==> design.v <==
module jt49_dcrm2 #(parameter sw=8) (
    input                clk,
    input                cen,
    input                rst,
    input         [sw-1:0]  din,
    output signed [sw-1:0]  dout
);
localparam dw=10;  
reg  signed [sw+dw:0] integ, exact, error;
reg  signed [sw:0] pre_dout;
reg signed [sw:0] q;
always @(*) begin
    exact = integ+error;
    q = exact[sw+dw:dw];
    pre_dout  = { 1'b0, din } - q;
end
assign dout = pre_dout[sw-1:0];
always @(posedge clk)
    if( rst ) begin
        integ <= {sw+dw+1{1'b0}};
        error <= {sw+dw+1{1'b0}};
    end else if( cen ) begin
        integ <= integ + pre_dout;  
        error <= exact-{q, {dw{1'b0}}};
    end
endmodule
module iir_1st_order
#(
	parameter COEFF_WIDTH = 18,
	parameter COEFF_SCALE = 15,
	parameter DATA_WIDTH  = 16,
	parameter COUNT_BITS  = 10
)
(
	input clk,
	input reset,
	input [COUNT_BITS - 1 : 0] div,
	input signed [COEFF_WIDTH - 1 : 0] A2, B1, B2,
   input signed [DATA_WIDTH - 1 :0] in,
   output [DATA_WIDTH - 1:0] out
);
	reg signed [DATA_WIDTH-1:0] x0,x1,y0;
	reg signed [DATA_WIDTH + COEFF_WIDTH - 1 : 0] out32;
	reg [COUNT_BITS - 1:0] count;
	assign out = y0;
	always @ (*) begin
		out32 <= (B1*x0 + B2*x1) - A2*y0;  
	end
	always @ (posedge clk) begin
		if(reset) begin
			count <= 0;
			x0 <= 0;
			x1 <= 0;
			y0 <= 0;
		end
		else begin
			count <= count + 1'd1;
			if (count == div - 1) begin
					count <= 0;
					y0 <= {out32[DATA_WIDTH + COEFF_WIDTH - 1] , out32[COEFF_SCALE + DATA_WIDTH - 2 : COEFF_SCALE]};
					x1 <= x0;
					x0 <= in;
			end
		end
	end
endmodule  
module iir_2nd_order
#(
	parameter COEFF_WIDTH = 18,
	parameter COEFF_SCALE = 14,
	parameter DATA_WIDTH  = 16,
	parameter COUNT_BITS  = 10
)
(
	input clk,
	input reset,
	input [COUNT_BITS - 1 : 0] div,
	input signed [COEFF_WIDTH - 1 : 0] A2, A3, B1, B2, B3,
   input signed [DATA_WIDTH - 1 : 0] in,
   output [DATA_WIDTH - 1 : 0] out
);
	reg signed [DATA_WIDTH-1 : 0] x0,x1,x2;
	reg signed [DATA_WIDTH-1 : 0] y0,y1;
	reg signed [(DATA_WIDTH + COEFF_WIDTH - 1) : 0] out32;
	reg [COUNT_BITS : 0] count;
	assign out = y0;
	always @ (*) begin
		out32 <= (B1*x0 + B2*x1 + B3*x2) - (A2*y0 + A3*y1);  
	end
	always @ (posedge clk) begin
		if(reset) begin
			count <=  0;
			x0 <= 0;
			x1 <= 0;
			x2 <= 0;
			y0 <= 0;
			y1 <= 0; 
		end
		else begin
			count <= count + 1'd1;
			if (count == div - 1) begin
					count <= 0;
					y1 <= y0;
					y0 <= {out32[DATA_WIDTH + COEFF_WIDTH - 1] , out32[(DATA_WIDTH + COEFF_SCALE - 2) : COEFF_SCALE]};
					x2 <= x1;
					x1 <= x0;
					x0 <= in;
			end
		end
	end
endmodule  
module arkanoid_lpf(
	input clk,
	input reset,
	input signed [15:0] in,
	output signed [15:0] out);
	wire [9:0] div = 10'd256;  
	wire signed [17:0] A2;
	wire signed [17:0] B2;
	wire signed [17:0] B1;
	wire signed [15:0] audio_post_lpf1;
	assign A2 = -18'd18211;
	assign B1 = 18'd7278;
	assign B2 = 18'd7278;
	iir_1st_order lpf6db(.clk(clk),
								.reset(reset),
								.div(div),
								.A2(A2),
								.B1(B1),
								.B2(B2),
								.in(in),
								.out(audio_post_lpf1)); 
	assign out = audio_post_lpf1;
endmodule
module arkanoid_audio
(
	input                clk_48m,
	input                reset,       
	input          [9:0] sound_raw,   
	input                pause,
	input                vol_boost,
	output signed [15:0] sound
);
reg [8:0] div;
always @(posedge clk_48m) begin
	if(!reset)
		div <= 9'd0;
	else
		div <= div + 9'd1;
end
wire dcrm_cen = !div;
wire signed [15:0] sound_dcrm;
jt49_dcrm2 #(16) dcrm
(
	.clk(clk_48m),
	.cen(dcrm_cen),
	.rst(~reset),
	.din({5'd0, sound_raw}),
	.dout(sound_dcrm)
);
wire signed [15:0] sound_filtered;
arkanoid_lpf lpf
(
	.clk(clk_48m),
	.reset(~reset),
	.in(sound_dcrm),
	.out(sound_filtered)
);
assign sound = pause ? 16'd0 : vol_boost ? (sound_filtered <<< 16'd5) : (sound_filtered <<< 16'd4);
endmodule
==> run.sh <==
#!/bin/bash
# the make line also repeats each setting of config.mk as NAME=value (left out here)
make -C /OpenROAD-flow-scripts/flow DESIGN_CONFIG=/design/flow/config.mk WORK_HOME=/design/flow/orfs CLKGATE_MAP_FILE= finish
==> config.mk <==
export PLATFORM = sky130hd
export DESIGN_NAME = arkanoid_audio
export DESIGN_NICKNAME = arkanoid_audio
export VERILOG_FILES = /design/flow/design.v
export SDC_FILE = /design/flow/constraint.sdc
export NUM_CORES = 4
export LEC_CHECK = 0
export CAP_MARGIN = 20
export CORE_MARGIN = 2
export CORE_UTILIZATION = 72
export CTS_CLUSTER_DIAMETER = 400
export CTS_CLUSTER_SIZE = 98
export GPL_ROUTABILITY_DRIVEN = 0
export SETUP_SLACK_MARGIN = -0.81
export SLEW_MARGIN = 20
export TNS_END_PERCENT = 5
==> constraint.sdc <==
create_clock -name core_clock -period 8.13 [get_ports {clk_48m}]
set_input_delay 1.6260 -clock core_clock [delete_from_list [all_inputs] [get_ports {clk_48m}]]
set_output_delay 1.6260 -clock core_clock [all_outputs]
set_load 0.01 [all_outputs]
==> impl_metrics.ini, run 1 <==
; yosys + openroad results
[synthesis]
xor_share_pct = 6.357
ys.flops = 104
yosysTopAreaCellShare_pct = 32.04
synth.most_common_cell = inv_1
topCellsByArea = fa_1 32%, ha_1 19%, inv_1 9.7%
largest_area_cell = fa_1
top_cells_by_count = 575 x inv_1, 355 x fa_1, 336 x ha_1
synthArstFlopShare_pct = 0
synth-edff-count = 0
ys_types = 86
synth_area_mm2 = 0.02218
compound_area_share_pct = 11.33
yosysWarnings = 4
ff_type = dfxtp_1
netlist_instances = 2463
adder_share_pct = 50.99
yosys-dominant-comb-family = adder cells
yosys_cells = 2463
mux_share_pct = 0.9025
yosys_area_mm2 = 0.02218
postSynthSeqShare_pct = 9.386
avgSynthCellArea_um2 = 9.006
yosys.area_share.simple_pct = 10.13

[critical_path]
r2r_cells = 40
slowest_stage = fa_1
crit_buf_inv = 9
worstPathRequired_ps = 8390
cp_slowest_stage_delay_ps = 560
cp_max_fo = 5
cpLargestDelayFamily = adder cells
cp.depth = 40
cp.arrival_ps = 10020
r2r_setup_slack_ps = -1630
timing.rr.start = lpf.lpf6db.x0[10]$_SDFFE_PN0P_
timing.rr.end = lpf.lpf6db.y0[15]$_SDFFE_PN0P_
cpMostUsedCell = fa_1
start_kind = flip-flop
crit_path_end_kind = flip-flop
critical_path.endpoint = lpf.lpf6db.y0[15]$_SDFFE_PN0P_
path_class = flip-flop to flip-flop
cp-startpoint = lpf.lpf6db.x0[10]$_SDFFE_PN0P_

[clocking]
cts_inserted_buffers = 9
ctsHoldBuffers = 0
htree_levels = 3
clock-sinks = 104
insertion_delay_ps = 400
root_buffer = clkbuf_16
cts_tree = done
path_clk_slew_ps = 90
clockBufferDepth = 2

[power]
top_power_group = combinational cells
p_leak_uw = 0.01358
pwr-share-seq_pct = 25.5
p_sw_share_pct = 44.79
p_switching_uw = 1158
pwr.group.combinational_uw = 1460
clockPowerShare_pct = 17.9
p_per_area_mw_per_mm2 = 99.77
p_int_uw = 1427
ir_drop_uv = 297.2
comb_power_share_pct = 56.6
pg_seq_uw = 660
powerClk_uw = 462

[hold_path]
min_path_cells = 2
hold_start = dcrm.error[3]$_SDFFE_PN0N_
hold_end = dcrm.error[3]$_SDFFE_PN0N_
holdCritPathClass = flip-flop to flip-flop

[finish]
n_fill_cell = 1723
syn2layout_area_growth_pct = 16.79
utilization_pct = 85.13
finalNetCount = 3478

[sta]
rsz0062_at_grt = true
relSlewSlack_pct = 23.45
worst_pin_slew_ps = 1134
slew_viol_final = 0
finalCritPeriodShare_pct = 120.1
fmax_mhz = 102.4
setup_slack_ps = -1634
fin_worst_skew_ps = 16.21
min_period_ps = 9764
hold_viol = 0
tns_ps = -19170
setup_viol = 16

[die]
die_width_um = 179.5
pin_count = 30
rows = 64
chipArea_mm2 = 0.03223
coreArea_mm2 = 0.03043
fp.dieH_um = 179.5
floorplanUtilization_pct = 72.89

[global_route]
grt_max_degree = 75
overflow = 0
grt_antenna_before_repair = 0
grt_pass1_wl_um = 95010
grt_pass1_vias = 19423
grt_util_all_layers_pct = 37.10

[route]
drt-vias-per-instance = 5.786
first_iter_violations = 1209
dr.pass1.iters = 6
vias = 18364
post_drt_wl_per_cell_um = 19.02
antenna_left = 0
drc_errors = 0
route.final.wire_length_um = 60360
n_antenna_cell = 0

[job]
warning_count = 59
drv_cap = 0

[outcome]
failed_checks = negative setup slack
outcome = finished with violations

[place]
dp_hpwl_um = 48670
io_buffers = 25
[timing repair]
action,4_1_cts,5_1_grt
resized,36,53
pin swaps,48,71
setup buffers,14,4
gates cloned,0,0
setup endpoints to repair,12,16
[area by class of cell]
| cell class | instances | area, um2 | share of cell area [%] |
|---|---|---|---|
| multi-input combinational | 1739 | 18210 | 70.29 |
| timing repair buffer | 343 | 2645 | 10.21 |
| clock buffer | 10 | 239.0 | 0.9225 |
| tap | 396 | 495.5 | 1.913 |
| clock inverter | 6 | 50.05 | 0.1932 |
| sequential | 104 | 2106 | 8.129 |
| inverter | 576 | 2162 | 8.346 |
[stage by stage]
| step | std cells | instance area (um2) | hold WS, ps | power (uW) | setup slack, ps |
|---|---|---|---|---|---|
| 4_1_cts | 3171 | 25600 | 463.4 | 2563 | -1369 |
| 3_5_place_dp | 3142 | 25100 | 452.8 | 2093 | -1421 |
| 2_1_floorplan | 2466 | 22330 | 429.7 | 1813 | -964.7 |
| 6_report | 3174 | 25900 | 463.8 | 2585 | -1634 |
| 5_1_grt | 3174 | 25900 | 491.6 | 2766 | -1984 |
| 3_3_place_gp | 3142 | 25100 | 444.2 | 2043 | -1210 |
[per-layer routing]
layer,up-vias,track usage (%),wire [um]
met5,-,0,0
met4,0,17.11,3361
met3,238,7.293,3937
met2,715,65.27,30050
met1,8941,43.85,23000
li1,8470,-,-
==> run 2: changes to the inputs <==
- CELL_PAD_IN_SITES_DETAIL_PLACEMENT: not set -> 0
- CELL_PAD_IN_SITES_GLOBAL_PLACEMENT: not set -> 1
- CORE_ASPECT_RATIO: not set -> 0.89
- CORE_UTILIZATION: 72 -> 63
- CTS_CLUSTER_DIAMETER: 400 -> 216
- CTS_CLUSTER_SIZE: 98 -> 55
- GPL_ROUTABILITY_DRIVEN: 0 -> 1
- HOLD_SLACK_MARGIN: not set -> 0.12
- MAX_ROUTING_LAYER: not set -> met4
- MIN_ROUTING_LAYER: not set -> met1
- PLACE_DENSITY_LB_ADDON: not set -> 0.07
- SETUP_SLACK_MARGIN: -0.81 -> 1.31
- SLEW_MARGIN: 20 -> 40
- TNS_END_PERCENT: 5 -> not set
- clock period: 8.13 -> 5.18 ns (I/O delays scaled with it)
==> run 2 against run 1 <==
  * Still fails the layout checks on negative setup slack
  * Combinational power increased to 3.3 times the previous value
  * Total power increased to 2.5 times the previous value
  * Wire length is 14% higher
  * Critical path type unchanged
  * Largest cell class unchanged
  * Highest routed layer unchanged
==> impl_metrics.ini, run 2 <==
; yosys + openroad results
[outcome]
failed_checks = negative setup slack
outcome = finished with violations

[global_route]
overflow = 0
grt_max_degree = 58
grt_pass1_wl_um = 104800
grt_pass1_vias = 21107
grt_antenna_before_repair = 0
grt_util_all_layers_pct = 37.64

[route]
vias = 19896
dr.pass1.iters = 8
drc_errors = 0
antenna_left = 0
post_drt_wl_per_cell_um = 19.50
first_iter_violations = 1452
n_antenna_cell = 0
route.final.wire_length_um = 69070
drt-vias-per-instance = 5.617

[finish]
finalNetCount = 3780
finalInstanceArea_mm2 = 0.02945
final_cell_count_no_fill = 3542
syn2layout_area_growth_pct = 32.75

[synthesis]
topCellsByArea = fa_1 32%, ha_1 19%, inv_1 9.7%
yosysWarnings = 4
top_cells_by_count = 575 x inv_1, 355 x fa_1, 336 x ha_1
netlist_instances = 2463
postSynthSeqShare_pct = 9.386
synth-edff-count = 0
ys.flops = 104
synthArstFlopShare_pct = 0
ys_types = 86
adder_share_pct = 50.99
avgSynthCellArea_um2 = 9.006
yosys-dominant-comb-family = adder cells
largest_area_cell = fa_1
synth_area_mm2 = 0.02218
yosys_area_mm2 = 0.02218
compound_area_share_pct = 11.33
synth.most_common_cell = inv_1
xor_share_pct = 6.357
yosys_cells = 2463
mux_share_pct = 0.9025
yosys.area_share.simple_pct = 10.13
yosysTopAreaCellShare_pct = 32.04
ff_type = dfxtp_1

[hold_path]
hold_start = dcrm.error[5]$_SDFFE_PN0N_
min_path_cells = 2
holdCritPathClass = flip-flop to flip-flop
hold_end = dcrm.error[5]$_SDFFE_PN0N_

[power]
top_power_group = combinational cells
clockPowerShare_pct = 11.6
p_leak_uw = 0.01536
p_switching_uw = 2877
ir_drop_uv = 710.2
pwr.group.combinational_uw = 4760
comb_power_share_pct = 72.8
p_sw_share_pct = 44.00
p_per_area_mw_per_mm2 = 222.1
powerClk_uw = 755
p_int_uw = 3662
pwr-share-seq_pct = 15.6
pg_seq_uw = 1020

[sta]
worst_pin_slew_ps = 882.2
fin_worst_skew_ps = 19.15
setup_slack_ps = -4428
min_period_ps = 9608
finalCritPeriodShare_pct = 185.5
fmax_mhz = 104.1
relSlewSlack_pct = 41.19
setup_viol = 35
hold_viol = 0
slew_viol_final = 0
rsz0062_at_grt = true

[place]
gp_congestion = 1.035
place_area_mm2 = 0.02734
io_buffers = 25
dpl.cell_count = 3456
place_ws_ps = -4463
dp_hpwl_um = 53850

[critical_path]
timing.rr.start = lpf.lpf6db.x0[12]$_SDFFE_PN0P_
cp_max_fo = 4
worstPathRequired_ps = 5440
path_class = flip-flop to flip-flop
cp.depth = 37
slowest_stage = fa_2
cp_slowest_stage_delay_ps = 580
crit_path_end_kind = flip-flop
cp.arrival_ps = 9870
timing.rr.end = lpf.lpf6db.y0[13]$_SDFFE_PN0P_
r2r_setup_slack_ps = -4430
cpMostUsedCell = fa_1
r2r_cells = 37
critical_path.endpoint = lpf.lpf6db.y0[13]$_SDFFE_PN0P_
cp-startpoint = lpf.lpf6db.x0[12]$_SDFFE_PN0P_
start_kind = flip-flop
crit_buf_inv = 9
cpLargestDelayFamily = adder cells

[clocking]
htree_levels = 3
ctsHoldBuffers = 0
clockBufferDepth = 2
path_clk_slew_ps = 80
cts_tree = done
root_buffer = clkbuf_16
insertion_delay_ps = 400
cts_inserted_buffers = 9
clock-sinks = 104

[die]
chipArea_mm2 = 0.03673
rows = 64
pin_count = 30
floorplanUtilization_pct = 64.27
fp.dieH_um = 181.0
die_width_um = 202.9
coreArea_mm2 = 0.03451

[job]
drv_cap = 0
warning_count = 57
## run 2: repair_timing
| item | in CTS | in global routing |
|---|---|---|
| endpoints found under the setup margin | 64 | 53 |
| gates resized | 158 | 112 |
| endpoints found under the hold margin | 0 | 0 |
| pin swaps | 150 | 93 |
| setup buffers | 39 | 31 |
## run 2: layer usage
layer  up-vias  track usage [%]  part of all wire [%]
li1       9061                -                     -
met1      9732            44.01                    39
met2       836            64.89                    49
met3       267            5.159                   6.6
met4         0            16.41                   5.4
met5         -                -                     0
## run 2: stage by stage
step | total power (uW) | util, % | setup TNS, ps | hold WS, ps
final | 6539 | 85.32 | -81620 | 459.9
after global routing | 6842 | 85.32 | -89160 | 491.4
after CTS | 5739 | 83.11 | -74370 | 463.2
after detailed placement | 4303 | 79.23 | -80440 | 452.3
after global placement | 4178 | 79.23 | -75030 | 441.7
after floorplan | 2989 | - | -57460 | 429.7
## run 2: layout make-up
cell class,count,area (um2)
multi-input combinational,1739,19190
timing repair buffer,645,5095
fill,1879,5067
inverter,576,2166
sequential,104,2120
tap,462,578.1
clock buffer,9,225.2
clock inverter,7,71.32
==> run 3: changes to the inputs <==
- CELL_PAD_IN_SITES_DETAIL_PLACEMENT: 0 -> 1
- CELL_PAD_IN_SITES_GLOBAL_PLACEMENT: 1 -> not set
- CORE_ASPECT_RATIO: 0.89 -> not set
- CORE_UTILIZATION: 63 -> 66
- CTS_CLUSTER_DIAMETER: 216 -> not set
- CTS_CLUSTER_SIZE: 55 -> 92
- GPL_ROUTABILITY_DRIVEN: 1 -> not set
- HOLD_SLACK_MARGIN: 0.12 -> not set
- MAX_ROUTING_LAYER: met4 -> not set
- MIN_ROUTING_LAYER: met1 -> not set
- PLACE_DENSITY_LB_ADDON: 0.07 -> 0.16
- SETUP_SLACK_MARGIN: 1.31 -> -1.72
- SLEW_MARGIN: 40 -> 10
- clock period: 5.18 -> 20.0 ns (I/O delays scaled with it)
==> run 3 against run 2 <==
  * The flow now stops in global routing (5_1_grt)
  * Synthesized area unchanged
  * Die size shrank 4.5%
  * Synthesized cell count is the same
==> impl_metrics.ini, run 3 <==
; implementation run metrics
[outcome]
outcome = did not finish
haltStage = global routing (5_1_grt)
stop_error = [ERROR GRT-0232] Routing congestion too high. Check the congestion heatmap in the GUI.

[synthesis]
synth_area_mm2 = 0.02218
largest_area_cell = fa_1
yosysWarnings = 4
synth-edff-count = 0
adder_share_pct = 50.99
ys_types = 86
synthArstFlopShare_pct = 0
compound_area_share_pct = 11.33
ff_type = dfxtp_1
yosys_area_mm2 = 0.02218
topCellsByArea = fa_1 32%, ha_1 19%, inv_1 9.7%
xor_share_pct = 6.357
postSynthSeqShare_pct = 9.386
top_cells_by_count = 575 x inv_1, 355 x fa_1, 336 x ha_1
mux_share_pct = 0.9025
yosys.area_share.simple_pct = 10.13
yosysTopAreaCellShare_pct = 32.04
yosys_cells = 2463
synth.most_common_cell = inv_1
yosys-dominant-comb-family = adder cells
avgSynthCellArea_um2 = 9.006
ys.flops = 104
netlist_instances = 2463

[clocking]
clock-sinks = 104
postCtsSetupBuffers = 0
ctsHoldBuffers = 0
clockBufferDepth = 2
htree_levels = 3
cts_inserted_buffers = 9
root_buffer = clkbuf_16
ctsResizeCount = 0

[die]
pin_count = 30
coreArea_mm2 = 0.03328
fp.dieH_um = 187.3
rows = 67
die_width_um = 187.3
floorplanUtilization_pct = 66.65
chipArea_mm2 = 0.03509

[place]
io_buffers = 25
dp_hpwl_um = 66910
gp_congestion = 0.9517

[global_route]
grt_util_all_layers_pct = 82.25
overflow = 230
run 3: routing by layer:
layer  global-route usage (%)  GRT overflow
met4                    88.31            90
met2                    96.60           134
met1                    78.95             1
met3                    70.75             5
met5                    38.19             0
run 3: stage by stage:
stage / setup slack [ps] / hold WS, ps / total power [uW] / instances / area [um2]
4_1_cts: 8365 / 467.4 / 1179 / 2916 / 23130
3_5_place_dp: 9104 / 454.3 / 904.0 / 2901 / 22820
3_3_place_gp: 10080 / 442.6 / 833.2 / 2901 / 22820
2_1_floorplan: 10540 / 429.7 / 737.3 / 2466 / 22190
==> run 4: changes to the inputs <==
- ABC_AREA: not set -> 1
- CELL_PAD_IN_SITES_DETAIL_PLACEMENT: 1 -> not set
- CORE_UTILIZATION: 66 -> 67
- CTS_CLUSTER_DIAMETER: not set -> 146
- CTS_CLUSTER_SIZE: 92 -> 18
- PLACE_DENSITY: not set -> 0.35
- PLACE_DENSITY_LB_ADDON: 0.16 -> not set
- SETUP_SLACK_MARGIN: -1.72 -> 5.0
- SLEW_MARGIN: 10 -> 20
==> run 4 against run 3 <==
  * Now clean on timing, DRC and antenna
  * Die size increased by 2.3%
  * Synthesized area increased by 3.9%
  * Synthesized cell count increased by 15%
==> impl_metrics.ini, run 4 <==
; yosys + openroad results
[outcome]
outcome = no timing/DRC/antenna violations

[power]
top_power_group = combinational cells
p_int_uw = 637.7
ir_drop_uv = 131.3
powerClk_uw = 195
p_leak_uw = 0.01338
p_sw_share_pct = 52.70
clockPowerShare_pct = 14.5
pwr-share-seq_pct = 20.9
p_per_area_mw_per_mm2 = 55.99
pwr.group.combinational_uw = 872
fin_total_pwr_uw = 1348
p_switching_uw = 710.6
pg_seq_uw = 281
comb_power_share_pct = 64.7

[die]
floorplanUtilization_pct = 68.36
chipArea_mm2 = 0.03588
rows = 67
fp.dieH_um = 189.4
pin_count = 30
die_width_um = 189.4
coreArea_mm2 = 0.03370

[route]
dr.pass1.iters = 8
first_iter_violations = 1360
antenna_left = 0
drc_errors = 0
post_drt_wl_per_cell_um = 19.22
n_antenna_cell = 0
vias = 18793
drt-vias-per-instance = 5.685
route.final.wire_length_um = 63550

[synthesis]
netlist_instances = 2837
yosysWarnings = 4
yosys.area_share.simple_pct = 12.89
top_cells_by_count = 761 x inv_1, 355 x fa_1, 336 x ha_1
yosys_area_mm2 = 0.02304
ys.flops = 104
topCellsByArea = fa_1 31%, ha_1 18%, inv_1 12%
avgSynthCellArea_um2 = 8.120
ff_type = dfxtp_1
compound_area_share_pct = 10.26
yosys-dominant-comb-family = adder cells
largest_area_cell = fa_1
adder_share_pct = 49.10
yosys_cells = 2837
synth.most_common_cell = inv_1
xor_share_pct = 5.513
synth_area_mm2 = 0.02304
synth-edff-count = 0
yosysTopAreaCellShare_pct = 30.85
synthArstFlopShare_pct = 0
postSynthSeqShare_pct = 9.038
ys_types = 56
mux_share_pct = 0.04888

[critical_path]
cp.depth = 35
crit_path_end_kind = flip-flop
cp-startpoint = lpf.lpf6db.x0[15]$_SDFFE_PN0P_
cpLargestDelayFamily = adder cells
timing.rr.start = lpf.lpf6db.x0[15]$_SDFFE_PN0P_
start_kind = flip-flop
r2r_setup_slack_ps = 9790
slowest_stage = dfxtp_1
cpMostUsedCell = fa_1
cp.arrival_ps = 10480
timing.rr.end = lpf.lpf6db.y0[14]$_SDFFE_PN0P_
crit_buf_inv = 6
r2r_cells = 35
cp_max_fo = 18
critical_path.endpoint = lpf.lpf6db.y0[14]$_SDFFE_PN0P_
worstPathRequired_ps = 20270
cp_slowest_stage_delay_ps = 790
path_class = flip-flop to flip-flop

[finish]
final_cell_count_no_fill = 3306
n_fill_cell = 2757
finalNetCount = 3558
syn2layout_area_growth_pct = 4.535

[clocking]
postCtsSetupBuffers = 0
ctsHoldBuffers = 0
root_buffer = clkbuf_16
cts_tree = done
ctsResizeCount = 0
clock-sinks = 104
clockBufferDepth = 2
path_clk_slew_ps = 90
cts_inserted_buffers = 9
htree_levels = 3
insertion_delay_ps = 370

[sta]
hold_viol = 0
fmax_mhz = 97.98
rsz0062_at_grt = false
setup_viol = 0
relSlewSlack_pct = 40.82
worst_pin_slew_ps = 886.5
hold_ws_ps = 448.9
fin_worst_skew_ps = 14.31
finalCritPeriodShare_pct = 51.03
slew_viol_final = 0
setup_slack_ps = 9794
tns_ps = 0
min_period_ps = 10210

[global_route]
gr-usage-met1_pct = 47.81
grt_pass1_wl_um = 101700
grt_antenna_before_repair = 1
gr-usage-met2_pct = 60.97
top_usage_layer = met2
grtUsageMet3_pct = 5.116
grt_pass1_vias = 19370
overflow = 0
grt_max_degree = 45
grt_util_all_layers_pct = 36.82

[place]
dp_hpwl_um = 55720
gp_congestion = 1.026
dpl.cell_count = 3290
place_ws_ps = 10030
io_buffers = 25

[hold_path]
holdCritPathClass = flip-flop to flip-flop
min_path_cells = 1
hold_end = lpf.lpf6db.count[0]$_SDFF_PP0_
hold_start = lpf.lpf6db.count[0]$_SDFF_PP0_

[job]
warning_count = 56
drv_cap = 0
run 4: through the flow:
step | util, % | instance area, um2
finish | 71.46 | 24080
global route | 71.46 | 24080
CTS | 71.46 | 24080
detailed placement | 70.55 | 23780
global placement | 70.55 | 23780
floorplan | - | 23050
run 4: cell type report:
class	count	area [um2]	area share, %
Timing Repair Buffer	32	302.8	1.257
Clock inverter	6	67.56	0.2806
Inverter	770	2890	12.00
Sequential cell	104	2082	8.646
Multi-Input combinational cell	1936	17940	74.49
Clock buffer	10	239.0	0.9924
Tap cell	448	560.5	2.328
run 4: per-layer routing:
metal	routed length [um]	vias up
met1	26660	9161
met3	3795	174
met2	29640	616
met4	3457	0
li1	-	8842
met5	0	-
==> run 5: changes to the inputs <==
- ABC_AREA: 1 -> not set
- CORE_UTILIZATION: 67 -> 64
- CTS_CLUSTER_DIAMETER: 146 -> not set
- CTS_CLUSTER_SIZE: 18 -> not set
- PLACE_DENSITY: 0.35 -> not set
- SETUP_SLACK_MARGIN: 5.0 -> 3.25
- clock period: 20.0 -> 13.5 ns (I/O delays scaled with it)
==> run 5 against run 4 <==
  * Non-clock buffer count grew 4
  * Maximum frequency increased by 4.2%
  * First-iteration DRC count decreased by 34%
  * Register-to-register slack got worse by 6100 ps
  * Core utilization shrank 3.9 points
  * Count of clock-buffer cells in the layout unchanged
  * Global-route usage shrank 5.8 points
  * Flip-flop count stayed put
  * Highest routed layer unchanged
  * Wire length decreased by 17%
  * Largest cell class unchanged
  * Total power up 15%
  * Sequential power is 42% higher
==> impl_metrics.ini, run 5 <==
; yosys + openroad results
[critical_path]
r2r_cells = 34
cp-startpoint = lpf.lpf6db.x0[10]$_SDFFE_PN0P_
path_class = flip-flop to flip-flop
timing.rr.start = lpf.lpf6db.x0[10]$_SDFFE_PN0P_
start_kind = flip-flop
r2r_setup_slack_ps = 3710
cpMostUsedCell = fa_1
crit_buf_inv = 6
cp_slowest_stage_delay_ps = 610
cp_max_fo = 6
timing.rr.end = lpf.lpf6db.y0[14]$_SDFFE_PN0P_
crit_path_end_kind = flip-flop
cp.depth = 34
worstPathRequired_ps = 13820
cpLargestDelayFamily = adder cells
slowest_stage = fa_1
critical_path.endpoint = lpf.lpf6db.y0[14]$_SDFFE_PN0P_
cp.arrival_ps = 10110

[power]
p_int_uw = 857.1
p_sw_share_pct = 44.57
comb_power_share_pct = 56.1
p_leak_uw = 0.01203
p_per_area_mw_per_mm2 = 66.57
clockPowerShare_pct = 18.1
p_switching_uw = 689.3
top_power_group = combinational cells
fin_total_pwr_uw = 1546
powerClk_uw = 280
pwr-share-seq_pct = 25.7
pwr.group.combinational_uw = 868
pg_seq_uw = 398
ir_drop_uv = 142.3

[synthesis]
avgSynthCellArea_um2 = 9.006
yosys-dominant-comb-family = adder cells
yosys.area_share.simple_pct = 10.13
adder_share_pct = 50.99
ff_type = dfxtp_1
topCellsByArea = fa_1 32%, ha_1 19%, inv_1 9.7%
netlist_instances = 2463
yosysWarnings = 4
yosys_area_mm2 = 0.02218
mux_share_pct = 0.9025
synth_area_mm2 = 0.02218
xor_share_pct = 6.357
largest_area_cell = fa_1
compound_area_share_pct = 11.33
yosys_cells = 2463
ys_types = 86
postSynthSeqShare_pct = 9.386
ys.flops = 104
yosysTopAreaCellShare_pct = 32.04
synthArstFlopShare_pct = 0
synth.most_common_cell = inv_1
synth-edff-count = 0
top_cells_by_count = 575 x inv_1, 355 x fa_1, 336 x ha_1

[sta]
relSlewSlack_pct = 37.31
worst_pin_slew_ps = 937.1
slew_viol_final = 0
fin_worst_skew_ps = 21.86
finalCritPeriodShare_pct = 72.54
fmax_mhz = 102.1
setup_viol = 0
rsz0062_at_grt = false
hold_viol = 0
min_period_ps = 9793
tns_ps = 0

[finish]
syn2layout_area_growth_pct = 4.716
finalNetCount = 3171
utilization_pct = 67.57
final_cell_count_no_fill = 2926
n_fill_cell = 2905

[route]
vias = 16136
dr.pass1.iters = 5
first_iter_violations = 898
route.final.wire_length_um = 53060
drc_errors = 0
post_drt_wl_per_cell_um = 18.14
antenna_left = 0
drt-vias-per-instance = 5.515
n_antenna_cell = 0

[global_route]
grt_util_all_layers_pct = 31.04
grt_max_degree = 57
overflow = 0
grt_antenna_before_repair = 0
grt_pass1_vias = 16646
grt_pass1_wl_um = 86250

[die]
rows = 68
pin_count = 30
chipArea_mm2 = 0.03616
coreArea_mm2 = 0.03437
fp.dieH_um = 190.2
floorplanUtilization_pct = 64.53
die_width_um = 190.2

[hold_path]
hold_end = dcrm.error[4]$_SDFFE_PN0N_
min_path_cells = 2
holdCritPathClass = flip-flop to flip-flop
hold_start = dcrm.error[4]$_SDFFE_PN0N_

[clocking]
root_buffer = clkbuf_16
clockBufferDepth = 2
postCtsSetupBuffers = 0
htree_levels = 3
cts_inserted_buffers = 9
clock-sinks = 104
insertion_delay_ps = 390
path_clk_slew_ps = 90
cts_tree = done

[place]
dp_hpwl_um = 45780
gp_congestion = 0.9526
dpl.cell_count = 2910
io_buffers = 25

[job]
drv_cap = 0
warning_count = 56

[outcome]
outcome = no timing/DRC/antenna violations
==> run 5: what timing repair did <==
item                       CTS  global route
resized                      0            26
hold endpoints to repair     0             0
setup endpoints to repair    0             6
hold buffers                 0             0
==> run 5: per-layer routing <==
metal  GRT usage [%]  share of wire (%)  up-vias
li1                -                  -     7856
met1           41.66                 44     7830
met2           53.26                 49      384
met3           3.652                4.8       66
met4           8.766                2.4        0
met5               0                  0        -
==> run 5: final cells by class <==
class / instances / area (um2) / share of cell area (%)
inverter: 576 / 2162 / 9.308
multi-input combinational: 1739 / 17780 / 76.57
clock inverter: 6 / 50.05 / 0.2155
tap: 455 / 569.3 / 2.451
sequential: 104 / 2090 / 8.996
timing repair buffer: 36 / 332.8 / 1.433
clock buffer: 10 / 239.0 / 1.029
==> run 5: through the flow <==
stage	hold WS, ps	cell area (um2)	setup WS, ps
floorplan	429.7	22190	4041
global placement	442.6	22850	3494
detailed placement	452.3	22850	3403
CTS	465.9	23130	3342
global route	483.4	23230	3261
finish	462.4	23230	3707
==> run 6: changes to the inputs <==
- CAP_MARGIN: 20 -> 5
- CORE_UTILIZATION: 64 -> 72
- CTS_CLUSTER_DIAMETER: not set -> 28
- CTS_CLUSTER_SIZE: not set -> 39
- HOLD_SLACK_MARGIN: not set -> -0.09
- MAX_ROUTING_LAYER: not set -> met4
- PLACE_DENSITY: not set -> 0.95
- SETUP_SLACK_MARGIN: 3.25 -> 1.05
- clock period: 13.5 -> 9.35 ns (I/O delays scaled with it)
==> run 6 against run 5 <==
  * Cell area is 6.3% higher
  * Cell count is 1.0% higher
  * Wire length is 36% higher
  * Largest power group unchanged
  * Global-route usage is 11 points higher
  * Die size is 11% lower
  * Synthesized area stayed put
  * Flip-flop count stayed put
  * The layout now fails its checks (negative setup slack)
  * Non-clock buffer count is 90 higher
  * Synthesized cell count stayed put
  * Clock skew is 0.76 ps lower
  * Hold slack better by 1.6 ps
  * Largest cell class unchanged
==> impl_metrics.ini, run 6 <==
; yosys + openroad results
[outcome]
outcome = finished with violations
failed_checks = negative setup slack

[power]
p_sw_share_pct = 45.44
comb_power_share_pct = 56.5
pwr-share-seq_pct = 25.6
p_switching_uw = 1021
pwr.group.combinational_uw = 1270
clockPowerShare_pct = 18.0
powerClk_uw = 404
fin_total_pwr_uw = 2247
p_per_area_mw_per_mm2 = 90.98
top_power_group = combinational cells
p_int_uw = 1226
pg_seq_uw = 574
ir_drop_uv = 255.3
p_leak_uw = 0.01250

[critical_path]
critical_path.endpoint = lpf.lpf6db.y0[15]$_SDFFE_PN0P_
r2r_setup_slack_ps = -1260
slowest_stage = fa_1
crit_path_end_kind = flip-flop
crit_buf_inv = 8
path_class = flip-flop to flip-flop
start_kind = flip-flop
worstPathRequired_ps = 9620
cp_slowest_stage_delay_ps = 680
timing.rr.start = lpf.lpf6db.x0[8]$_SDFFE_PN0P_
cp-startpoint = lpf.lpf6db.x0[8]$_SDFFE_PN0P_
cp.arrival_ps = 10880
timing.rr.end = lpf.lpf6db.y0[15]$_SDFFE_PN0P_
cp.depth = 39
cpLargestDelayFamily = adder cells
cp_max_fo = 6
r2r_cells = 39

[global_route]
grt_max_degree = 57
grt_pass1_vias = 19771
grt_pass1_wl_um = 102300
grt_util_all_layers_pct = 41.83
overflow = 0
grt_antenna_before_repair = 0

[synthesis]
xor_share_pct = 6.357
synth_area_mm2 = 0.02218
yosys-dominant-comb-family = adder cells
yosysTopAreaCellShare_pct = 32.04
yosys.area_share.simple_pct = 10.13
ys.flops = 104
yosys_cells = 2463
yosys_area_mm2 = 0.02218
ff_type = dfxtp_1
adder_share_pct = 50.99
yosysWarnings = 4
mux_share_pct = 0.9025
synth.most_common_cell = inv_1
netlist_instances = 2463
synth-edff-count = 0
largest_area_cell = fa_1
postSynthSeqShare_pct = 9.386
top_cells_by_count = 575 x inv_1, 355 x fa_1, 336 x ha_1
topCellsByArea = fa_1 32%, ha_1 19%, inv_1 9.7%
avgSynthCellArea_um2 = 9.006
ys_types = 86
synthArstFlopShare_pct = 0
compound_area_share_pct = 11.33

[die]
coreArea_mm2 = 0.03043
floorplanUtilization_pct = 72.89
die_width_um = 179.5
fp.dieH_um = 179.5
chipArea_mm2 = 0.03223
rows = 64
pin_count = 30

[clocking]
cts_inserted_buffers = 9
path_clk_slew_ps = 90
clockBufferDepth = 2
root_buffer = clkbuf_16
cts_tree = done
clock-sinks = 104
insertion_delay_ps = 390
htree_levels = 3

[finish]
syn2layout_area_growth_pct = 11.35
utilization_pct = 81.17
n_fill_cell = 1679
ff_latch_area_mm2 = 0.002122
finalNetCount = 3261
logic_area_mm2 = 0.01857

[sta]
hold_viol = 0
fin_worst_skew_ps = 21.09
finalCritPeriodShare_pct = 113.5
setup_slack_ps = -1264
min_period_ps = 10610
fmax_mhz = 94.22
tns_ps = -7848
setup_viol = 13
worst_pin_slew_ps = 1263
relSlewSlack_pct = 14.70
slew_viol_final = 0
rsz0062_at_grt = true

[route]
first_iter_violations = 2155
dr.pass1.iters = 12
n_antenna_cell = 0
route.final.wire_length_um = 71930
post_drt_wl_per_cell_um = 24.33
drc_errors = 0
drt-vias-per-instance = 6.537
antenna_left = 0
vias = 19324

[place]
dp_hpwl_um = 48220
io_buffers = 25
gp_congestion = 0.9755
place_ws_ps = -459.7

[job]
drv_cap = 0
warning_count = 57

[hold_path]
hold_start = dcrm.error[9]$_SDFFE_PN0N_
min_path_cells = 2
hold_end = dcrm.error[9]$_SDFFE_PN0N_
holdCritPathClass = flip-flop to flip-flop
run 6: final cells by class:
type,count,area share [%]
Sequential cell,104,8.592
Tap cell,396,2.006
Inverter,576,8.754
Multi-Input combinational cell,1739,75.19
Clock buffer,10,0.9271
Timing Repair Buffer,126,4.341
Clock inverter,5,0.1925
run 6: repair_timing:
action | CTS | global route
hold buffers | 0 | 0
buffers inserted | 27 | 19
hold endpoints to repair | 0 | 0
pin swaps | 58 | 75
endpoints found under the setup margin | 16 | 17
resized | 80 | 84
run 6: through the flow:
stage / cell area, um2 / hold WS (ps) / std cells
6_report: 24700 / 464.0 / 2956
5_1_grt: 24700 / 485.8 / 2956
2_1_floorplan: 22460 / 429.7 / 2466
4_1_cts: 24220 / 468.3 / 2937
3_5_place_dp: 23370 / 456.8 / 2895
3_3_place_gp: 23370 / 440.7 / 2895
run 6: routing by layer:
metal | GRT usage, % | part of all wire (%)
met1 | 44.25 | 32
met2 | 69.06 | 46
met3 | 9.907 | 11
met4 | 29.50 | 10
met5 | - | 0
==> run 7: changes to the inputs <==
- CAP_MARGIN: 5 -> 20
- CORE_MARGIN: 2 -> 9
- CORE_UTILIZATION: 72 -> 56
- CTS_CLUSTER_DIAMETER: 28 -> 142
- CTS_CLUSTER_SIZE: 39 -> 91
- GPL_ROUTABILITY_DRIVEN: not set -> 0
- HOLD_SLACK_MARGIN: -0.09 -> not set
- MAX_ROUTING_LAYER: met4 -> not set
- MIN_ROUTING_LAYER: not set -> met2
- PLACE_DENSITY: 0.95 -> not set
- PLACE_DENSITY_LB_ADDON: not set -> 0.27
- SETUP_SLACK_MARGIN: 1.05 -> not set
- clock period: 9.35 -> 15.4 ns (I/O delays scaled with it)
==> run 7 against run 6 <==
  * Synthesized cell count unchanged
  * Critical path depth decreased by 3
  * Clock power decreased by 38%
  * Synthesized area unchanged
  * Sequential share of layout area increased by 0.38 points
  * Global-route usage decreased by 7.1 points
  * Now clean on timing, DRC and antenna
  * Combinational power decreased by 39%
  * Wire length decreased by 25%
==> impl_metrics.ini, run 7 <==
; yosys + openroad results
[place]
io_buffers = 25
dpl.cell_count = 2971
place_area_mm2 = 0.02291
dp_hpwl_um = 44080

[job]
warning_count = 54
drv_cap = 0

[finish]
n_fill_cell = 3414
finalInstanceArea_mm2 = 0.02321
syn2layout_area_growth_pct = 4.631
finalNetCount = 3169
final_cell_count_no_fill = 2988

[critical_path]
r2r_setup_slack_ps = 5080
cpLargestDelayFamily = adder cells
timing.rr.start = lpf.lpf6db.x0[15]$_SDFFE_PN0P_
crit_buf_inv = 5
start_kind = flip-flop
timing.rr.end = lpf.lpf6db.y0[15]$_SDFFE_PN0P_
r2r_cells = 36
critical_path.endpoint = lpf.lpf6db.y0[15]$_SDFFE_PN0P_
worstPathRequired_ps = 15700
slowest_stage = dfxtp_1
cp_slowest_stage_delay_ps = 910
cp_max_fo = 23
cp.depth = 36
path_class = flip-flop to flip-flop
crit_path_end_kind = flip-flop
cp-startpoint = lpf.lpf6db.x0[15]$_SDFFE_PN0P_
cp.arrival_ps = 10620

[clocking]
clockBufferDepth = 2
htree_levels = 3
insertion_delay_ps = 400
path_clk_slew_ps = 80
postCtsSetupBuffers = 0
cts_tree = done
cts_inserted_buffers = 9
ctsResizeCount = 0
ctsHoldBuffers = 0
root_buffer = clkbuf_16
clock-sinks = 104

[die]
floorplanUtilization_pct = 57.00
chipArea_mm2 = 0.04710
pin_count = 30
rows = 72
die_width_um = 217.0
coreArea_mm2 = 0.03892
fp.dieH_um = 217.0

[synthesis]
yosys.area_share.simple_pct = 10.13
adder_share_pct = 50.99
topCellsByArea = fa_1 32%, ha_1 19%, inv_1 9.7%
postSynthSeqShare_pct = 9.386
ys_types = 86
mux_share_pct = 0.9025
top_cells_by_count = 575 x inv_1, 355 x fa_1, 336 x ha_1
yosys_cells = 2463
ff_type = dfxtp_1
xor_share_pct = 6.357
yosys_area_mm2 = 0.02218
ys.flops = 104
netlist_instances = 2463
synth-edff-count = 0
synthArstFlopShare_pct = 0
yosysWarnings = 4
compound_area_share_pct = 11.33
synth.most_common_cell = inv_1
synth_area_mm2 = 0.02218
yosysTopAreaCellShare_pct = 32.04
avgSynthCellArea_um2 = 9.006
yosys-dominant-comb-family = adder cells
largest_area_cell = fa_1

[power]
clockPowerShare_pct = 18.2
top_power_group = combinational cells
p_per_area_mw_per_mm2 = 59.37
pg_seq_uw = 349
p_switching_uw = 628.1
p_int_uw = 749.9
pwr-share-seq_pct = 25.4
comb_power_share_pct = 56.4
p_sw_share_pct = 45.58
powerClk_uw = 251
ir_drop_uv = 149.2
p_leak_uw = 0.01200
pwr.group.combinational_uw = 777

[hold_path]
hold_end = dcrm.error[2]$_SDFFE_PN0N_
hold_start = dcrm.error[2]$_SDFFE_PN0N_
min_path_cells = 2
holdCritPathClass = flip-flop to flip-flop

[route]
vias = 23114
route.final.wire_length_um = 54010
drc_errors = 0
first_iter_violations = 4452
dr.pass1.iters = 13
drt-vias-per-instance = 7.736
antenna_left = 0
post_drt_wl_per_cell_um = 18.08

[outcome]
outcome = no timing/DRC/antenna violations

[global_route]
grt_antenna_before_repair = 0
grt_pass1_vias = 25178
grt_util_all_layers_pct = 34.69
grt_max_degree = 81
grt_pass1_wl_um = 86330
overflow = 0

[sta]
min_period_ps = 10320
slew_viol_final = 0
worst_pin_slew_ps = 1121
fin_worst_skew_ps = 22.09
relSlewSlack_pct = 24.30
setup_viol = 0
finalCritPeriodShare_pct = 67.02
hold_viol = 0
rsz0062_at_grt = false
fmax_mhz = 96.88
tns_ps = 0
run 7: final cells by class:
class | instances | area (um2) | share of cell area [%]
clock buffer | 11 | 242.7 | 1.046
sequential | 104 | 2082 | 8.971
inverter | 576 | 2162 | 9.316
multi-input combinational | 1739 | 17710 | 76.30
timing repair buffer | 34 | 317.8 | 1.369
clock inverter | 5 | 46.29 | 0.1995
antenna | 1 | 2.502 | 0.01078
tap | 518 | 648.1 | 2.793
run 7: metal layers:
metal,global-route usage (%),wire [um],up-vias
met2,40.99,26410,5992
met5,11.24,448,-
met4,6.829,5932,18
met3,46.13,21220,779
li1,-,-,7786
met1,-,0,8539
run 7: metrics by stage:
step	total power [uW]	setup slack [ps]	utilization [%]	hold slack [ps]
floorplan	957.5	5941	-	429.7
global placement	1075	5540	58.87	442.4
detailed placement	1094	5277	58.87	454.3
CTS	1344	5234	59.61	466.1
global route	1474	4607	59.63	489.3
finish	1378	5078	59.64	459.3
==> run 8: changes to the inputs <==
- CORE_ASPECT_RATIO: not set -> 0.5
- CORE_MARGIN: 9 -> 2
- CORE_UTILIZATION: 56 -> 67
- CTS_CLUSTER_DIAMETER: 142 -> 335
- CTS_CLUSTER_SIZE: 91 -> 98
- GPL_ROUTABILITY_DRIVEN: 0 -> not set
- MIN_ROUTING_LAYER: met2 -> not set
- PLACE_DENSITY_LB_ADDON: 0.27 -> not set
- SETUP_SLACK_MARGIN: not set -> -1.74
- clock period: 15.4 -> 20.0 ns (I/O delays scaled with it)
==> run 8 against run 7 <==
  * Count of clock-buffer cells in the layout shrank 2
  * Via count shrank 31%
  * Global-route usage shrank 3.6 points
  * Core utilization grew 11 points
  * Largest cell class unchanged
  * Still clean
==> impl_metrics.ini, run 8 <==
; yosys + openroad results
[outcome]
outcome = no timing/DRC/antenna violations

[clocking]
root_buffer = clkbuf_16
insertion_delay_ps = 390
clock-sinks = 104
path_clk_slew_ps = 90
ctsResizeCount = 0
cts_tree = done
postCtsSetupBuffers = 0
htree_levels = 3
clockBufferDepth = 2
cts_inserted_buffers = 9
ctsHoldBuffers = 0

[die]
die_width_um = 261.3
fp.dieH_um = 132.7
chipArea_mm2 = 0.03467
pin_count = 30
rows = 47
coreArea_mm2 = 0.03281
floorplanUtilization_pct = 67.60

[sta]
fin_worst_skew_ps = 8.183
setup_viol = 0
slew_viol_final = 0
min_period_ps = 10270
relSlewSlack_pct = 41.95
worst_pin_slew_ps = 869.6
rsz0062_at_grt = false
finalCritPeriodShare_pct = 51.36
tns_ps = 0
setup_slack_ps = 9728
fmax_mhz = 97.35
hold_viol = 0

[critical_path]
cpLargestDelayFamily = adder cells
r2r_setup_slack_ps = 9730
worstPathRequired_ps = 20300
cp_max_fo = 23
timing.rr.end = lpf.lpf6db.y0[15]$_SDFFE_PN0P_
path_class = flip-flop to flip-flop
slowest_stage = dfxtp_1
crit_buf_inv = 5
cp_slowest_stage_delay_ps = 900
cp-startpoint = lpf.lpf6db.x0[15]$_SDFFE_PN0P_
crit_path_end_kind = flip-flop
cp.depth = 36
r2r_cells = 36
critical_path.endpoint = lpf.lpf6db.y0[15]$_SDFFE_PN0P_
cp.arrival_ps = 10570
timing.rr.start = lpf.lpf6db.x0[15]$_SDFFE_PN0P_
start_kind = flip-flop

[synthesis]
synth.most_common_cell = inv_1
synth-edff-count = 0
avgSynthCellArea_um2 = 9.006
yosys-dominant-comb-family = adder cells
ys.flops = 104
yosys_cells = 2463
netlist_instances = 2463
xor_share_pct = 6.357
yosys.area_share.simple_pct = 10.13
top_cells_by_count = 575 x inv_1, 355 x fa_1, 336 x ha_1
yosysTopAreaCellShare_pct = 32.04
largest_area_cell = fa_1
yosysWarnings = 4
synth_area_mm2 = 0.02218
ff_type = dfxtp_1
synthArstFlopShare_pct = 0
yosys_area_mm2 = 0.02218
adder_share_pct = 50.99
postSynthSeqShare_pct = 9.386
compound_area_share_pct = 11.33
topCellsByArea = fa_1 32%, ha_1 19%, inv_1 9.7%
ys_types = 86
mux_share_pct = 0.9025

[power]
comb_power_share_pct = 55.2
pwr.group.combinational_uw = 580
p_leak_uw = 0.01203
clockPowerShare_pct = 19.2
ir_drop_uv = 90.86
p_sw_share_pct = 44.87
pg_seq_uw = 268
p_int_uw = 578.5
pwr-share-seq_pct = 25.6
top_power_group = combinational cells
p_switching_uw = 470.9
powerClk_uw = 201
p_per_area_mw_per_mm2 = 45.35

[route]
n_antenna_cell = 0
route.final.wire_length_um = 51300
drc_errors = 0
first_iter_violations = 1038
vias = 16033
post_drt_wl_per_cell_um = 17.61
dr.pass1.iters = 7
drt-vias-per-instance = 5.504
antenna_left = 0

[global_route]
grt_max_degree = 68
grt_pass1_wl_um = 83550
grt_util_all_layers_pct = 31.07
overflow = 0
grt_pass1_vias = 15980
grt_antenna_before_repair = 0

[hold_path]
hold_end = dcrm.error[7]$_SDFFE_PN0N_
holdCritPathClass = flip-flop to flip-flop
min_path_cells = 2
hold_start = dcrm.error[7]$_SDFFE_PN0N_

[finish]
finalNetCount = 3172
final_cell_count_no_fill = 2913
syn2layout_area_growth_pct = 4.332
utilization_pct = 70.53

[place]
gp_congestion = 0.9723
dp_hpwl_um = 43820
place_ws_ps = 9804
dpl.cell_count = 2897
io_buffers = 25

[job]
drv_cap = 0
warning_count = 56
[run 8: metal layers]
layer / share of wire [%] / GRT usage [%] / routed length, um / vias up
met5: 0 / 0 / 0 / -
met4: 1.4 / 5.240 / 714 / 0
met3: 5.3 / 4.943 / 2722 / 46
met2: 45 / 50.00 / 23280 / 350
met1: 48 / 45.17 / 24580 / 7783
li1: - / - / - / 7854
[run 8: final cells by class]
| cell class | instances | area [um2] |
|---|---|---|
| clock inverter | 7 | 81.33 |
| tap | 441 | 551.8 |
| sequential | 104 | 2082 |
| clock buffer | 9 | 225.2 |
| multi-input combinational | 1739 | 17700 |
| fill | 2680 | 9672 |
| inverter | 576 | 2162 |
| timing repair buffer | 37 | 340.3 |
[run 8: metrics by stage]
| step | hold WS [ps] | total power, uW | area (um2) |
|---|---|---|---|
| floorplan | 429.7 | 737.3 | 22190 |
| global placement | 440.0 | 835.9 | 22840 |
| detailed placement | 450.9 | 844.3 | 22840 |
| CTS | 463.7 | 1049 | 23140 |
| global route | 477.9 | 1136 | 23140 |
| finish | 461.8 | 1049 | 23140 |
==> run 9: changes to the inputs <==
- CAP_MARGIN: 20 -> 15
- CORE_ASPECT_RATIO: 0.5 -> not set
- CORE_UTILIZATION: 67 -> 71
- CTS_CLUSTER_DIAMETER: 335 -> 28
- CTS_CLUSTER_SIZE: 98 -> 39
- HOLD_SLACK_MARGIN: not set -> -0.08
- MAX_ROUTING_LAYER: not set -> met4
- SETUP_SLACK_MARGIN: -1.74 -> 2.8
- clock period: 20.0 -> 9.39 ns (I/O delays scaled with it)
==> run 9 against run 8 <==
  * The layout now fails its checks (negative setup slack)
  * Synthesized area did not move
  * Synthesized cell count did not move
  * Clock skew rose by 13 ps
  * Via count is 8.7% higher
  * Cell count rose by 2.4%
  * Die size shrank 5.8%
  * Sequential share of layout area shrank 0.50 points
  * Count of clock-buffer cells in the layout did not move
  * Sequential power is 110% higher
  * Combinational power went up to 2.8 times the previous value
  * Critical path type unchanged
  * Critical endpoint unchanged
  * Highest routed layer unchanged
==> impl_metrics.ini, run 9 <==
; yosys + openroad results
[outcome]
outcome = finished with violations
failed_checks = negative setup slack

[power]
p_int_uw = 1416
pg_seq_uw = 572
p_switching_uw = 1209
top_power_group = combinational cells
clockPowerShare_pct = 16.1
p_sw_share_pct = 46.06
pwr-share-seq_pct = 21.8
powerClk_uw = 421
pwr.group.combinational_uw = 1630
p_leak_uw = 0.01268
p_per_area_mw_per_mm2 = 105.0
ir_drop_uv = 272.7
comb_power_share_pct = 62.2

[job]
drv_cap = 0
warning_count = 59

[finish]
finalNetCount = 3288
syn2layout_area_growth_pct = 12.71
final_cell_count_no_fill = 2984
n_fill_cell = 1993
finalInstanceArea_mm2 = 0.02500

[clocking]
insertion_delay_ps = 390
ctsHoldBuffers = 0
cts_inserted_buffers = 9
clock-sinks = 104
htree_levels = 3
path_clk_slew_ps = 100
cts_tree = done
root_buffer = clkbuf_16
clockBufferDepth = 2

[hold_path]
holdCritPathClass = flip-flop to flip-flop
min_path_cells = 2
hold_start = dcrm.error[5]$_SDFFE_PN0N_
hold_end = dcrm.error[5]$_SDFFE_PN0N_

[sta]
rsz0062_at_grt = true
fin_worst_skew_ps = 21.15
min_period_ps = 9541
tns_ps = -658.8
worst_pin_slew_ps = 985.2
relSlewSlack_pct = 34.32
hold_ws_ps = 465.8
setup_viol = 8
hold_viol = 0
slew_viol_final = 0
setup_slack_ps = -150.9
fmax_mhz = 104.8
finalCritPeriodShare_pct = 101.6

[critical_path]
timing.rr.start = lpf.lpf6db.x0[9]$_SDFFE_PN0P_
r2r_setup_slack_ps = -150
path_class = flip-flop to flip-flop
cp_slowest_stage_delay_ps = 520
start_kind = flip-flop
cpMostUsedCell = fa_1
crit_buf_inv = 7
cp.depth = 38
worstPathRequired_ps = 9690
slowest_stage = fa_1
cpLargestDelayFamily = adder cells
cp-startpoint = lpf.lpf6db.x0[9]$_SDFFE_PN0P_
critical_path.endpoint = lpf.lpf6db.y0[15]$_SDFFE_PN0P_
crit_path_end_kind = flip-flop
cp_max_fo = 5
timing.rr.end = lpf.lpf6db.y0[15]$_SDFFE_PN0P_
r2r_cells = 38
cp.arrival_ps = 9840

[synthesis]
adder_share_pct = 50.99
largest_area_cell = fa_1
yosysTopAreaCellShare_pct = 32.04
synth-edff-count = 0
ys_types = 86
mux_share_pct = 0.9025
postSynthSeqShare_pct = 9.386
yosys-dominant-comb-family = adder cells
compound_area_share_pct = 11.33
synth.most_common_cell = inv_1
yosysWarnings = 4
yosys_cells = 2463
yosys.area_share.simple_pct = 10.13
netlist_instances = 2463
top_cells_by_count = 575 x inv_1, 355 x fa_1, 336 x ha_1
xor_share_pct = 6.357
avgSynthCellArea_um2 = 9.006
yosys_area_mm2 = 0.02218
ys.flops = 104
topCellsByArea = fa_1 32%, ha_1 19%, inv_1 9.7%
synthArstFlopShare_pct = 0
ff_type = dfxtp_1
synth_area_mm2 = 0.02218

[global_route]
grt_util_all_layers_pct = 37.36
overflow = 0
grt_pass1_wl_um = 93480
grt_max_degree = 84
grt_pass1_vias = 18543
grt_antenna_before_repair = 0

[route]
first_iter_violations = 1014
drt-vias-per-instance = 5.839
n_antenna_cell = 0
vias = 17423
antenna_left = 0
dr.pass1.iters = 5
post_drt_wl_per_cell_um = 19.27
drc_errors = 0
route.final.wire_length_um = 57500

[place]
dp_hpwl_um = 46540
io_buffers = 25
dpl.cell_count = 2899
gp_congestion = 0.9723
place_area_mm2 = 0.02342

[die]
floorplanUtilization_pct = 72.32
fp.dieH_um = 180.8
die_width_um = 180.8
coreArea_mm2 = 0.03067
chipArea_mm2 = 0.03267
rows = 64
pin_count = 30
## run 9: metal layers
layer  vias up  global-route usage [%]  part of all wire [%]
met5         -                       -                     0
met1      8552                   44.46                    40
met2       568                   63.53                    50
li1       8086                       -                     -
met4         0                   16.45                   5.4
met3       217                   5.039                   5.2
## run 9: area by class of cell
type | count | area, um2 | area share [%]
Clock buffer | 9 | 225.2 | 0.9009
Sequential cell | 104 | 2123 | 8.493
Multi-Input combinational cell | 1739 | 18660 | 74.63
Tap cell | 396 | 495.5 | 1.982
Inverter | 576 | 2162 | 8.648
Clock inverter | 7 | 91.34 | 0.3653
Timing Repair Buffer | 153 | 1245 | 4.980
## run 9: timing repair
| item | in CTS | in global routing |
|---|---|---|
| pin swaps | 93 | 89 |
| setup buffers | 39 | 30 |
| gates resized | 103 | 71 |
| endpoints found under the setup margin | 26 | 27 |
## run 9: stage by stage
stage | power [uW] | worst slack [ps] | utilization (%)
after floorplan | 1570 | 295.4 | -
after global placement | 1791 | -3.784 | 76.37
after detailed placement | 1839 | -258.4 | 76.37
after CTS | 2408 | -175.0 | 79.76
after global routing | 2797 | -406.9 | 81.52
final | 2624 | -150.9 | 81.52
==> run 10: changes to the inputs <==
- CAP_MARGIN: 15 -> 5
- CORE_ASPECT_RATIO: not set -> 0.87
- CORE_UTILIZATION: 71 -> 72
- CTS_CLUSTER_DIAMETER: 28 -> 26
- CTS_CLUSTER_SIZE: 39 -> not set
- HOLD_SLACK_MARGIN: -0.08 -> not set
- PLACE_DENSITY: not set -> 0.67
- SETUP_SLACK_MARGIN: 2.8 -> -0.7
- TNS_END_PERCENT: not set -> 5
- clock period: 9.39 -> 11.4 ns (I/O delays scaled with it)
==> run 10 against run 9 <==
  * The run now finishes clean
  * Combinational power decreased by 34%
  * Global-route usage fell by 0.46 points
  * Critical path depth is 1 lower
  * First-iteration DRC count up 13%
  * Clock skew shrank 1.6 ps
==> impl_metrics.ini, run 10 <==
; yosys + openroad results
[critical_path]
cp_max_fo = 7
crit_path_end_kind = flip-flop
worstPathRequired_ps = 11690
cp.depth = 37
timing.rr.start = lpf.lpf6db.x0[8]$_SDFFE_PN0P_
start_kind = flip-flop
cpMostUsedCell = fa_1
cp-startpoint = lpf.lpf6db.x0[8]$_SDFFE_PN0P_
r2r_setup_slack_ps = 1030
critical_path.endpoint = lpf.lpf6db.y0[15]$_SDFFE_PN0P_
cpLargestDelayFamily = adder cells
cp_slowest_stage_delay_ps = 550
slowest_stage = fa_1
cp.arrival_ps = 10660
r2r_cells = 37
path_class = flip-flop to flip-flop
timing.rr.end = lpf.lpf6db.y0[15]$_SDFFE_PN0P_
crit_buf_inv = 5

[synthesis]
topCellsByArea = fa_1 32%, ha_1 19%, inv_1 9.7%
mux_share_pct = 0.9025
yosys.area_share.simple_pct = 10.13
adder_share_pct = 50.99
yosys-dominant-comb-family = adder cells
yosys_cells = 2463
largest_area_cell = fa_1
ff_type = dfxtp_1
xor_share_pct = 6.357
yosysWarnings = 4
synth.most_common_cell = inv_1
yosysTopAreaCellShare_pct = 32.04
yosys_area_mm2 = 0.02218
synth_area_mm2 = 0.02218
compound_area_share_pct = 11.33
netlist_instances = 2463
top_cells_by_count = 575 x inv_1, 355 x fa_1, 336 x ha_1
avgSynthCellArea_um2 = 9.006
ys.flops = 104
synthArstFlopShare_pct = 0
ys_types = 86
synth-edff-count = 0
postSynthSeqShare_pct = 9.386

[sta]
relSlewSlack_pct = 18.89
fmax_mhz = 96.43
fin_worst_skew_ps = 19.53
min_period_ps = 10370
slew_viol_final = 0
setup_viol = 0
hold_viol = 0
tns_ps = 0
finalCritPeriodShare_pct = 90.97
worst_pin_slew_ps = 1201
rsz0062_at_grt = false

[power]
p_switching_uw = 872.8
pwr.group.combinational_uw = 1070
p_sw_share_pct = 46.08
top_power_group = combinational cells
powerClk_uw = 361
p_per_area_mw_per_mm2 = 82.00
p_leak_uw = 0.01203
clockPowerShare_pct = 19.0
pwr-share-seq_pct = 24.7
comb_power_share_pct = 56.3
p_int_uw = 1021
pg_seq_uw = 468
ir_drop_uv = 272.7

[place]
gp_congestion = 1.011
dpl.cell_count = 2851
dp_hpwl_um = 46910
io_buffers = 25

[die]
chipArea_mm2 = 0.03223
die_width_um = 192.2
rows = 59
coreArea_mm2 = 0.03012
pin_count = 30
fp.dieH_um = 167.7
floorplanUtilization_pct = 73.65

[clocking]
htree_levels = 3
cts_tree = done
clockBufferDepth = 2
insertion_delay_ps = 390
ctsResizeCount = 0
cts_inserted_buffers = 9
postCtsSetupBuffers = 0
clock-sinks = 104
root_buffer = clkbuf_16
ctsHoldBuffers = 0
path_clk_slew_ps = 100

[global_route]
grt_max_degree = 66
overflow = 0
grt_pass1_vias = 17483
grt_util_all_layers_pct = 36.90
grt_antenna_before_repair = 2
grt_pass1_wl_um = 88670

[hold_path]
holdCritPathClass = flip-flop to flip-flop
min_path_cells = 2
hold_start = dcrm.error[5]$_SDFFE_PN0N_
hold_end = dcrm.error[5]$_SDFFE_PN0N_

[route]
antenna_left = 0
drc_errors = 0
drt-vias-per-instance = 5.850
route.final.wire_length_um = 55010
dr.pass1.iters = 5
post_drt_wl_per_cell_um = 19.17
vias = 16785
first_iter_violations = 1142

[finish]
final_cell_count_no_fill = 2869
syn2layout_area_growth_pct = 4.152
finalNetCount = 3171
n_fill_cell = 2182
utilization_pct = 76.70

[job]
warning_count = 56
drv_cap = 0

[outcome]
outcome = no timing/DRC/antenna violations
==> run 10: cell type report <==
type                            count  area (um2)  area share (%)
Multi-Input combinational cell   1739       17700           76.61
Timing Repair Buffer               36       332.8           1.441
Tap cell                          396       495.5           2.145
Clock inverter                      7       100.1          0.4333
Antenna cell                        2       5.005         0.02166
Sequential cell                   104        2082           9.012
Inverter                          576        2162           9.359
Clock buffer                        9       225.2          0.9749
==> run 10: stage by stage <==
step | setup slack, ps | power, uW | area [um2] | hold slack, ps
final | 1029 | 1894 | 23100 | 466.4
after floorplan | 1941 | 1294 | 22190 | 429.7
after global routing | 563.5 | 2024 | 23100 | 493.9
after global placement | 1502 | 1465 | 22770 | 439.3
after CTS | 1107 | 1873 | 23100 | 468.7
after detailed placement | 1238 | 1512 | 22770 | 456.2
==> run 10: per-layer routing <==
| layer | part of all wire [%] | wire length (um) | vias up | GRT usage (%) |
|---|---|---|---|---|
| li1 | - | - | 7857 | - |
| met5 | 0 | 0 | - | - |
| met1 | 42 | 23200 | 8304 | 47.10 |
| met4 | 3.6 | 1966 | 0 | 13.08 |
| met3 | 7.4 | 4059 | 105 | 8.363 |
| met2 | 47 | 25790 | 519 | 57.96 |
==> run 11: changes to the inputs <==
- ABC_AREA: not set -> 1
- CAP_MARGIN: 5 -> 20
- CELL_PAD_IN_SITES_DETAIL_PLACEMENT: not set -> 1
- CORE_ASPECT_RATIO: 0.87 -> 0.89
- CORE_MARGIN: 2 -> 4
- CORE_UTILIZATION: 72 -> 20
- CTS_CLUSTER_DIAMETER: 26 -> 231
- CTS_CLUSTER_SIZE: not set -> 55
- GPL_ROUTABILITY_DRIVEN: not set -> 1
- HOLD_SLACK_MARGIN: not set -> 0.12
- MIN_ROUTING_LAYER: not set -> met1
- PLACE_DENSITY: 0.67 -> 0.94
- SETUP_SLACK_MARGIN: -0.7 -> not set
- SLEW_MARGIN: 20 -> 40
- TNS_END_PERCENT: 5 -> 50
- clock period: 11.4 -> 8.89 ns (I/O delays scaled with it)
==> run 11 against run 10 <==
  * Now fails the layout checks on negative setup slack
  * Worst setup slack got worse by 1500 ps
  * Core utilization is 52 points lower
  * Hold slack got worse by 15 ps
  * First-iteration DRC count up 41%
  * Critical path type unchanged
  * Wire length grew 78%
  * Count of clock-buffer cells in the layout did not move
  * Clock skew grew 23 ps
  * Global-route usage decreased by 21 points
  * Cell count increased by 60%
  * Synthesized cell count rose by 15%
  * Combinational power up 95%
==> impl_metrics.ini, run 11 <==
; yosys + openroad results
[synthesis]
compound_area_share_pct = 10.26
largest_area_cell = fa_1
synth.most_common_cell = inv_1
mux_share_pct = 0.04888
yosys_cells = 2837
netlist_instances = 2837
yosysWarnings = 4
postSynthSeqShare_pct = 9.038
topCellsByArea = fa_1 31%, ha_1 18%, inv_1 12%
xor_share_pct = 5.513
top_cells_by_count = 761 x inv_1, 355 x fa_1, 336 x ha_1
ff_type = dfxtp_1
yosysTopAreaCellShare_pct = 30.85
synth_area_mm2 = 0.02304
synthArstFlopShare_pct = 0
ys.flops = 104
avgSynthCellArea_um2 = 8.120
synth-edff-count = 0
ys_types = 56
yosys_area_mm2 = 0.02304
yosys-dominant-comb-family = adder cells
adder_share_pct = 49.10
yosys.area_share.simple_pct = 12.89

[critical_path]
cp-startpoint = lpf.lpf6db.x0[3]$_SDFFE_PN0P_
critical_path.endpoint = lpf.lpf6db.y0[14]$_SDFFE_PN0P_
path_class = flip-flop to flip-flop
cp_max_fo = 5
cp.depth = 34
start_kind = flip-flop
crit_buf_inv = 8
crit_path_end_kind = flip-flop
cp_slowest_stage_delay_ps = 630
worstPathRequired_ps = 9240
r2r_cells = 34
slowest_stage = fa_1
cp.arrival_ps = 9720
timing.rr.start = lpf.lpf6db.x0[3]$_SDFFE_PN0P_
cpLargestDelayFamily = adder cells
r2r_setup_slack_ps = -480
cpMostUsedCell = fa_1
timing.rr.end = lpf.lpf6db.y0[14]$_SDFFE_PN0P_

[power]
p_int_uw = 1435
ir_drop_uv = 128.6
pwr-share-seq_pct = 20.0
top_power_group = combinational cells
p_leak_uw = 0.01435
p_switching_uw = 1775
pwr.group.combinational_uw = 2090
comb_power_share_pct = 65.2
fin_total_pwr_uw = 3210
p_per_area_mw_per_mm2 = 113.8
clockPowerShare_pct = 14.8
pg_seq_uw = 641
powerClk_uw = 477
p_sw_share_pct = 55.30

[route]
n_antenna_cell = 0
drc_errors = 0
first_iter_violations = 1611
route.final.wire_length_um = 98000
antenna_left = 0
vias = 21990
drt-vias-per-instance = 4.789
dr.pass1.iters = 5
post_drt_wl_per_cell_um = 21.34

[global_route]
grt_max_degree = 45
grt_antenna_before_repair = 0
grt_pass1_vias = 25040
grt_util_all_layers_pct = 15.79
grt_pass1_wl_um = 143900
overflow = 0

[clocking]
root_buffer = clkbuf_16
cts_inserted_buffers = 9
clockBufferDepth = 2
htree_levels = 3
ctsHoldBuffers = 0
path_clk_slew_ps = 130
insertion_delay_ps = 440
clock-sinks = 104
cts_tree = done

[finish]
n_fill_cell = 13609
syn2layout_area_growth_pct = 22.41
utilization_pct = 24.67
finalNetCount = 3745
finalInstanceArea_mm2 = 0.02820

[place]
place_area_mm2 = 0.02637
io_buffers = 25
place_ws_ps = -857.9
dp_hpwl_um = 75280
gp_congestion = 0.9638

[sta]
finalCritPeriodShare_pct = 105.4
fmax_mhz = 106.7
setup_viol = 15
relSlewSlack_pct = 37.34
fin_worst_skew_ps = 42.15
slew_viol_final = 0
min_period_ps = 9369
setup_slack_ps = -478.7
rsz0062_at_grt = true
worst_pin_slew_ps = 937.7
hold_ws_ps = 451.3
hold_viol = 0

[job]
drv_cap = 0
warning_count = 56

[die]
coreArea_mm2 = 0.1143
die_width_um = 367.8
rows = 117
floorplanUtilization_pct = 20.15
fp.dieH_um = 328.2
chipArea_mm2 = 0.1207
pin_count = 30

[hold_path]
hold_end = lpf.lpf6db.count[0]$_SDFF_PP0_
hold_start = lpf.lpf6db.count[0]$_SDFF_PP0_
min_path_cells = 1
holdCritPathClass = flip-flop to flip-flop

[outcome]
outcome = finished with violations
failed_checks = negative setup slack
==> run 11: area by class of cell <==
class                           instances  area (um2)  share of cell area (%)
Clock inverter                          7       93.84                  0.3328
Tap cell                             1547        1936                   6.864
Timing Repair Buffer                  219        1738                   6.163
Sequential cell                       104        2131                   7.556
Inverter                              770        2890                   10.25
Multi-Input combinational cell       1936       19190                   68.04
Clock buffer                            9       225.2                  0.7986
==> run 11: per-layer routing <==
layer / GRT usage [%] / routed length (um)
met5: - / 0
met4: 10.29 / 8475
met3: 3.555 / 7821
met2: 26.97 / 47020
met1: 16.45 / 34690
==> run 11: per-stage QoR <==
stage / TNS, ps / std cells
2_1_floorplan: 0 / 2840
3_3_place_gp: -745.0 / 4552
3_5_place_dp: -8043 / 4552
4_1_cts: -205.0 / 4581
5_1_grt: -6610 / 4592
6_report: -3887 / 4592
==> run 11: timing repair <==
item | 4_1_cts | 5_1_grt
buffers inserted | 14 | 11
gates cloned | 0 | 0
pin swaps | 117 | 65
setup endpoints to repair | 16 | 16
resized | 214 | 103
Power figures rest on the tool's default switching activity, not on a simulated workload.
